Design apb_uart, start of the top module:
    module apb_uart (
    input  wire        pclk,
    input  wire        presetn,
    input  wire [31:0] paddr,
    input  wire        psel,
    input  wire        penable,
    input  wire        pwrite,
    input  wire [31:0] pwdata,
    output reg  [31:0] prdata,
    output wire        pready,
    output wire        pslverr,
    output wire        tx_o,
    input  wire        rx_i
);
    initial begin
        if (16 < 2) $error("FIFO DEPTH must be >= 2");
    end
    wire rst_n = presetn; 
    assign pready  = 1'b1;   
    assign pslverr = 1'b0;
    reg rx_sync1, rx_sync2;
    always @(posedge pclk or negedge rst_n) begin
        if (!rst_n) begin
            rx_sync1 <= 1'b1;
            rx_sync2 <= 1'b1;
        end else begin
            rx_sync1 <= rx_i;
            rx_sync2 <= rx_sync1; 
        end
    end
    reg  [19:0] baud_divisor;
    wire        s_tick;
    wire [7:0]  tx_fifo_out, rx_fifo_out, rx_data_raw;
  ...
Settings: LEC_CHECK=0, ABC_AREA=1, CAP_MARGIN=20, CELL_PAD_IN_SITES_GLOBAL_PLACEMENT=3, CORE_MARGIN=2, CORE_UTILIZATION=17, GPL_TIMING_DRIVEN=0, PLACE_DENSITY_LB_ADDON=0.14, SLEW_MARGIN=20, TNS_END_PERCENT=60; clock period 7.75 ns.
run.sh (not shown) runs the stock make flow with config.mk's settings and CLKGATE_MAP_FILE=.
==> next run, changes <==
- ABC_AREA: 1 -> unset
- CELL_PAD_IN_SITES_GLOBAL_PLACEMENT: 3 -> unset
- CORE_UTILIZATION: 17 -> 40
- GPL_TIMING_DRIVEN: 0 -> unset
- PLACE_DENSITY_LB_ADDON: 0.14 -> unset
- TNS_END_PERCENT: 60 -> unset
- clock period: 7.75 -> 4.88 ns (I/O delays scaled with it)
The changed run completed with no timing, DRC or antenna violations; final cell count goes down by 38%; design area goes down by 8.1%; clock power goes up by about 30%; wire length goes down by about 30%; setup slack degrades by 1.7 ns; area after synthesis goes down by about 0.6%; core utilization goes up by 25 points; count of clock-buffer cells in the layout goes down by 13; global-route usage goes up by 6.7 points.
==> next run, changes <==
- CORE_UTILIZATION: 40 -> 63
Effect: Synthesized cell count is unchanged; die size came out lower by 36%; setup slack is worse by 0.17 ns.
==> next run, changes <==
- CORE_UTILIZATION: 63 -> 40
- clock period: 4.88 -> 2.76 ns (I/O delays scaled with it)
What happened: This time the run finished but failed the layout checks on setup timing; combinational power increases by 110%; synthesized area stays the same; sequential share of layout area falls by 5.8 points; final cell count went up by 20%; sequential cell count is unchanged; design area grows by 11%; via count grows by 5.7%; clock skew fell by 0.0073 ns; power rose by 87%; critical path depth goes up by 2.

The RTL this note starts from:
==> flow/design.v <==
module baud_gen #(
    parameter DIV_WIDTH = 20
)(
    input  wire                 clk,
    input  wire                 rst_n,
    input  wire [DIV_WIDTH-1:0] divisor,
    output reg                  tick_16x
);
    reg [DIV_WIDTH-1:0] counter;
    always @(posedge clk or negedge rst_n) begin
        if (!rst_n) begin
            counter  <= 0;
            tick_16x <= 0;
        end else begin
            if (divisor <= 1) begin
                tick_16x <= 1'b0;
                counter  <= 0;
            end
            else if (counter == divisor - 1) begin
                tick_16x <= 1'b1;
                counter  <= 0;
            end 
            else begin
                tick_16x <= 1'b0;
                counter  <= counter + 1;
            end
        end
    end
endmodule
module sync_fifo #(
    parameter DATA_WIDTH = 8,
    parameter DEPTH      = 16
)(
    input  wire                  clk,
    input  wire                  rst_n,
    input  wire                  wr_en,
    input  wire [DATA_WIDTH-1:0] din,
    input  wire                  rd_en,
    output wire [DATA_WIDTH-1:0] dout,  
    output wire                  full,
    output wire                  empty
);
    localparam PTR_WIDTH = $clog2(DEPTH);
    reg [DATA_WIDTH-1:0] mem [0:DEPTH-1];
    reg [PTR_WIDTH:0]    count;
    reg [PTR_WIDTH-1:0]  wr_ptr, rd_ptr;
    assign dout  = mem[rd_ptr];
    assign full  = (count == DEPTH);
    assign empty = (count == 0);
    always @(posedge clk or negedge rst_n) begin
        if (!rst_n) begin
            count  <= 0;
            wr_ptr <= 0;
            rd_ptr <= 0;
        end else begin
            case ({wr_en && !full, rd_en && !empty})
                2'b10: begin  
                    mem[wr_ptr] <= din;
                    wr_ptr      <= (wr_ptr == DEPTH-1) ? 0 : wr_ptr + 1;
                    count       <= count + 1;
                end
                2'b01: begin  
                    rd_ptr      <= (rd_ptr == DEPTH-1) ? 0 : rd_ptr + 1;
                    count       <= count - 1;
                end
                2'b11: begin  
                    mem[wr_ptr] <= din;
                    wr_ptr      <= (wr_ptr == DEPTH-1) ? 0 : wr_ptr + 1;
                    rd_ptr      <= (rd_ptr == DEPTH-1) ? 0 : rd_ptr + 1;
                end
                default: ; 
            endcase
        end
    end
endmodule
module uart_tx (
    input  wire       clk,
    input  wire       rst_n,
    input  wire       tx_start,     
    input  wire [7:0] din,          
    input  wire       s_tick,
    output reg        tx_busy,     
    output reg        tx
);
    localparam [1:0] IDLE=0, START=1, DATA=2, STOP=3;
    reg [1:0] state, next_state;
    reg [3:0] s_count;
    reg [2:0] n_count;
    reg [7:0] tx_reg;
    always @(posedge clk or negedge rst_n) begin
        if (!rst_n) begin
            state   <= IDLE;
            s_count <= 0;
            n_count <= 0;
            tx_reg  <= 0;
            tx      <= 1'b1;
        end else begin
            state <= next_state;
            case (state)
                IDLE: begin
                    tx <= 1'b1;
                    if (tx_start) begin
                        tx_reg  <= din;
                        s_count <= 0;
                    end
                end
                START: begin
                    tx <= 1'b0;
                    n_count <= 0; 
                    if (s_tick) s_count <= (s_count == 15) ? 0 : s_count + 1;
                end
                DATA: begin
                    tx <= tx_reg[0];  
                    if (s_tick) begin
                        if (s_count == 15) begin
                            s_count <= 0;
                            tx_reg  <= tx_reg >> 1;
                            if (n_count < 7) n_count <= n_count + 1;
                        end else s_count <= s_count + 1;
                    end
                end
                STOP: begin
                    tx <= 1'b1;
                    if (s_tick) begin
                        if (s_count == 15) s_count <= 0;
                        else s_count <= s_count + 1;
                    end
                end
            endcase
        end
    end
    always @(*) begin
        next_state = state;
        tx_busy    = 1'b1; 
        case (state)
            IDLE: begin
                tx_busy = 1'b0; 
                if (tx_start) next_state = START;
            end
            START: if (s_tick && s_count == 15) next_state = DATA;
            DATA:  if (s_tick && s_count == 15 && n_count == 7) next_state = STOP;
            STOP:  if (s_tick && s_count == 15) next_state = IDLE;
        endcase
    end
endmodule
module uart_rx (
    input  wire       clk,
    input  wire       rst_n,
    input  wire       rx,          
    input  wire       s_tick,
    output reg  [7:0] dout,
    output reg        rx_done_tick
);
    localparam [1:0] IDLE=0, START=1, DATA=2, STOP=3;
    reg [1:0] state, next_state;
    reg [3:0] s_count;
    reg [2:0] n_count;
    reg [7:0] rx_reg;
    always @(posedge clk or negedge rst_n) begin
        if (!rst_n) begin
            state   <= IDLE;
            s_count <= 0;
            n_count <= 0;
            rx_reg  <= 0;
            dout    <= 0;
            rx_done_tick <= 0;
        end else begin
            state <= next_state;
            rx_done_tick <= 1'b0;
            case (state)
                IDLE: if (~rx) s_count <= 0;
                START: begin
                    n_count <= 0;  
                    if (s_tick) s_count <= (s_count == 7) ? 0 : s_count + 1;
                end
                DATA: if (s_tick) begin
                    if (s_count == 15) begin
                        s_count <= 0;
                        rx_reg <= {rx, rx_reg[7:1]};
                        if (n_count < 7) n_count <= n_count + 1;
                    end else s_count <= s_count + 1;
                end
                STOP: if (s_tick) begin
                    if (s_count == 15) begin
                         rx_done_tick <= 1'b1;
                         dout <= rx_reg;
                         s_count <= 0;
                    end else s_count <= s_count + 1;
                end
            endcase
        end
    end
    always @(*) begin
        next_state = state;
        case (state)
            IDLE:  if (~rx) next_state = START;
            START: if (s_tick && s_count == 7) next_state = (~rx) ? DATA : IDLE;
            DATA:  if (s_tick && s_count == 15 && n_count == 7) next_state = STOP;
            STOP:  if (s_tick && s_count == 15) next_state = IDLE;
        endcase
    end
endmodule
    module apb_uart (
    input  wire        pclk,
    input  wire        presetn,
    input  wire [31:0] paddr,
    input  wire        psel,
    input  wire        penable,
    input  wire        pwrite,
    input  wire [31:0] pwdata,
    output reg  [31:0] prdata,
    output wire        pready,
    output wire        pslverr,
    output wire        tx_o,
    input  wire        rx_i
);
    initial begin
        if (16 < 2) $error("FIFO DEPTH must be >= 2");
    end
    wire rst_n = presetn; 
    assign pready  = 1'b1;   
    assign pslverr = 1'b0;
    reg rx_sync1, rx_sync2;
    always @(posedge pclk or negedge rst_n) begin
        if (!rst_n) begin
            rx_sync1 <= 1'b1;
            rx_sync2 <= 1'b1;
        end else begin
            rx_sync1 <= rx_i;
            rx_sync2 <= rx_sync1; 
        end
    end
    reg  [19:0] baud_divisor;
    wire        s_tick;
    wire [7:0]  tx_fifo_out, rx_fifo_out, rx_data_raw;
    wire        tx_full, tx_empty, rx_full, rx_empty;
    wire        rx_done_tick;
    wire        uart_tx_busy;
    reg         tx_fifo_rd_en;
    reg         uart_tx_start;
    reg  [7:0]  uart_tx_data_latched;
    wire wr_en = psel & penable & pwrite;
    wire rd_en = psel & penable & ~pwrite;
    wire [3:0] addr = paddr[3:0];
    localparam [1:0] S_TX_IDLE = 0, S_TX_POP = 1, S_TX_START = 2;
    reg [1:0] tx_fsm_state;
    always @(posedge pclk or negedge rst_n) begin
        if (!rst_n) begin
            tx_fsm_state   <= S_TX_IDLE;
            tx_fifo_rd_en  <= 0;
            uart_tx_start  <= 0;
            uart_tx_data_latched <= 0;
        end else begin
            tx_fifo_rd_en <= 0;
            uart_tx_start <= 0;
            case (tx_fsm_state)
                S_TX_IDLE: begin
                    if (!tx_empty && !uart_tx_busy && !uart_tx_start) begin  
                        tx_fifo_rd_en <= 1; 
                        uart_tx_data_latched <= tx_fifo_out;
                        tx_fsm_state <= S_TX_START;
                    end
                end
                S_TX_START: begin
                    uart_tx_start <= 1; 
                    tx_fsm_state  <= S_TX_IDLE;
                end
                default: tx_fsm_state <= S_TX_IDLE;
            endcase
        end
    end
    always @(posedge pclk or negedge rst_n) begin
        if (!rst_n) baud_divisor <= 20'd325;
        else if (wr_en && addr == 4'h08) baud_divisor <= pwdata[19:0];
    end
    always @(*) begin
        prdata = 32'b0;
        case (addr)
            4'h00: prdata = {24'b0, rx_fifo_out}; 
            4'h04: prdata = {30'b0, rx_empty, tx_full};
            4'h08: prdata = {12'b0, baud_divisor};
            default: prdata = 32'b0;
        endcase
    end
    baud_gen #(.DIV_WIDTH(20)) u_baud (
        .clk(pclk), .rst_n(rst_n),
        .divisor(baud_divisor), .tick_16x(s_tick)
    );
    sync_fifo #(.DATA_WIDTH(8), .DEPTH(16)) u_tx_fifo (
        .clk(pclk), .rst_n(rst_n),
        .wr_en(wr_en && (addr == 4'h00)),
        .din(pwdata[7:0]),
        .rd_en(tx_fifo_rd_en), 
        .dout(tx_fifo_out), 
        .full(tx_full), .empty(tx_empty)
    );
    uart_tx u_tx (
        .clk(pclk), .rst_n(rst_n),
        .tx_start(uart_tx_start),
        .din(uart_tx_data_latched),
        .s_tick(s_tick),
        .tx_busy(uart_tx_busy),
        .tx(tx_o)
    );
    sync_fifo #(.DATA_WIDTH(8), .DEPTH(16)) u_rx_fifo (
        .clk(pclk), .rst_n(rst_n),
        .wr_en(rx_done_tick),
        .din(rx_data_raw),
        .rd_en(rd_en && (addr == 4'h00)),
        .dout(rx_fifo_out),
        .full(rx_full), .empty(rx_empty)
    );
    uart_rx u_rx (
        .clk(pclk), .rst_n(rst_n),
        .rx(rx_sync2), 
        .s_tick(s_tick),
        .dout(rx_data_raw),
        .rx_done_tick(rx_done_tick)
    );
endmodule
==> flow/config.mk <==
export PLATFORM = sky130hd
export DESIGN_NAME = apb_uart
export DESIGN_NICKNAME = apb_uart
export VERILOG_FILES = /design/flow/design.v
export SDC_FILE = /design/flow/constraint.sdc
export NUM_CORES = 4
export LEC_CHECK = 0
export CAP_MARGIN = 20
export CELL_PAD_IN_SITES_GLOBAL_PLACEMENT = 0
export CORE_ASPECT_RATIO = 1.08
export CORE_MARGIN = 2
export CORE_UTILIZATION = 40
export CTS_CLUSTER_DIAMETER = 60
export CTS_CLUSTER_SIZE = 62
export PLACE_DENSITY_LB_ADDON = 0.07
export SETUP_SLACK_MARGIN = 0.77
export SLEW_MARGIN = 35
==> flow/constraint.sdc <==
create_clock -name core_clock -period 3.38 [get_ports {pclk}]
set_input_delay 0.6760 -clock core_clock [delete_from_list [all_inputs] [get_ports {pclk}]]
set_output_delay 0.6760 -clock core_clock [all_outputs]
set_load 0.01 [all_outputs]
The baseline completed, yet does not pass: setup timing.
Edit:
Settings changed: ABC_AREA set to 1, CELL_PAD_IN_SITES_GLOBAL_PLACEMENT 0 to not set, CORE_ASPECT_RATIO 1.08 to not set, CORE_UTILIZATION 40 to 68, CTS_CLUSTER_DIAMETER 60 to not set, CTS_CLUSTER_SIZE 62 to 15, PLACE_DENSITY_LB_ADDON 0.07 to not set, SETUP_SLACK_MARGIN 0.77 to not set, SLEW_MARGIN 35 to 20.
Clock period 3.38 ns to 2.72 ns, I/O delays scaled along.
The new run ran to the end with violations: setup timing.
Clock skew falls by 14 ps.
Synthesized cell count grows by 26%.
Worst setup slack is worse by 520 ps.
Final area falls by 4.6%.
Synthesized area grows by 0.63%.
Routed wire length decreases by 1.6%.
Power went up by 17%.

run 1:
RTL: the design.v shown in full above, as it stands there.
make LEC_CHECK=0 ABC_AREA=1 CAP_MARGIN=35 CELL_PAD_IN_SITES_DETAIL_PLACEMENT=2 CELL_PAD_IN_SITES_GLOBAL_PLACEMENT=2 CORE_ASPECT_RATIO=1.89 CORE_MARGIN=7 CORE_UTILIZATION=31 CTS_CLUSTER_DIAMETER=22 GPL_ROUTABILITY_DRIVEN=0 MIN_ROUTING_LAYER=met2 PLACE_DENSITY_LB_ADDON=0.02 SETUP_SLACK_MARGIN=0.56 SLEW_MARGIN=5 finish   # period 3.0 ns
Completing all stages was not enough for run 1: its layout failed the final checks because of negative setup slack.
--- input diff run 1..run 2 ---
==> flow/config.mk <==
export PLATFORM = sky130hd
export DESIGN_NAME = apb_uart
export DESIGN_NICKNAME = apb_uart
export VERILOG_FILES = /design/flow/design.v
export SDC_FILE = /design/flow/constraint.sdc
export NUM_CORES = 4
export LEC_CHECK = 0
export ABC_AREA = 1
export CAP_MARGIN = 20
export CORE_MARGIN = 2
export CORE_UTILIZATION = 72
export CTS_CLUSTER_DIAMETER = 343
export SLEW_MARGIN = 20
==> flow/constraint.sdc <==
create_clock -name core_clock -period 2.76 [get_ports {pclk}]
set_input_delay 0.5520 -clock core_clock [delete_from_list [all_inputs] [get_ports {pclk}]]
set_output_delay 0.5520 -clock core_clock [all_outputs]
set_load 0.01 [all_outputs]
Notes after the runs:
Final checks on run 2, whose flow otherwise completed, came back failing, citing negative setup slack. The critical path depth in cells of run 2 falls short of that of run 1 by 2. Measured against run 2, the final wirelength of run 1 comes out at 1.4 times the reference value. | worst hold slack | higher: run 2 |. A largest power group of clock is what run 1 shows, while sequential cells belongs to run 2. Synthesis-to-layout area growth is lower on run 2.
The following lists how run 3 was set up differently from run 2:
-- flow/config.mk --
<<< run 2, line 11
export CORE_UTILIZATION = 72
export CTS_CLUSTER_DIAMETER = 343
export SLEW_MARGIN = 20
>>> run 3, line 11
export CORE_UTILIZATION = 72
export CTS_CLUSTER_DIAMETER = 362
export CTS_CLUSTER_SIZE = 15
export PLACE_DENSITY_LB_ADDON = 0.01
export SLEW_MARGIN = 20
==> flow/constraint.sdc <==
create_clock -name core_clock -period 2.72 [get_ports {pclk}]
set_input_delay 0.5440 -clock core_clock [delete_from_list [all_inputs] [get_ports {pclk}]]
set_output_delay 0.5440 -clock core_clock [all_outputs]
set_load 0.01 [all_outputs]
==> comparison <==
- Ran to the end and failed final checks on negative hold slack, negative setup slack: run 3.
- Run 3 — portion of total power attributed to combinational logic 2.1 points higher, run 2 as reference
- Per the comparison of run 3 with run 2, quantity of gates resized following cts lost 16; final worst setup slack lost 0.067 ns; proportion of final cell area spent on non-clock buffers neither gained nor lost much; total iterations of the first detailed-routing run picked up an extra 1.
- Combinational power: run 2 vs run 3 — no meaningful difference
- Run 2 has a higher number of non-clock buffers in the layout than run 3.
- Run 3: number of buffers and inverters on the critical path is 1 higher than what run 2 reported.
- Looking only at register share of the cell area, and setting everything else aside, the higher value of run 3 and run 2 goes to run 3.
Changes in run 4 relative to run 3:
==> flow/config.mk <==
export PLATFORM = sky130hd
export DESIGN_NAME = apb_uart
export DESIGN_NICKNAME = apb_uart
export VERILOG_FILES = /design/flow/design.v
export SDC_FILE = /design/flow/constraint.sdc
export NUM_CORES = 4
export LEC_CHECK = 0
export ABC_AREA = 1
export CAP_MARGIN = 0
export CORE_MARGIN = 2
export CORE_UTILIZATION = 72
export CTS_CLUSTER_DIAMETER = 364
export CTS_CLUSTER_SIZE = 15
export GPL_ROUTABILITY_DRIVEN = 0
export PLACE_DENSITY_LB_ADDON = 0.01
export SETUP_SLACK_MARGIN = 0.1
export SLEW_MARGIN = 20
==> flow/constraint.sdc <==
create_clock -name core_clock -period 2.91 [get_ports {pclk}]
set_input_delay 0.5820 -clock core_clock [delete_from_list [all_inputs] [get_ports {pclk}]]
set_output_delay 0.5820 -clock core_clock [all_outputs]
set_load 0.01 [all_outputs]
[summary]
To summarise run 4: no stage aborted, but the layout did not pass its checks, failing on negative setup slack. Sequential share of layout area was lower in the run labelled run 4. From run 3 to run 4 the numbers moved as follows: number of levels in the clock H-tree flat, met3 track demand over resource in global routing up 0.89 points, area growth from synthesis to final layout up 0.84 points.
Power is estimated from default activity; no workload was simulated.
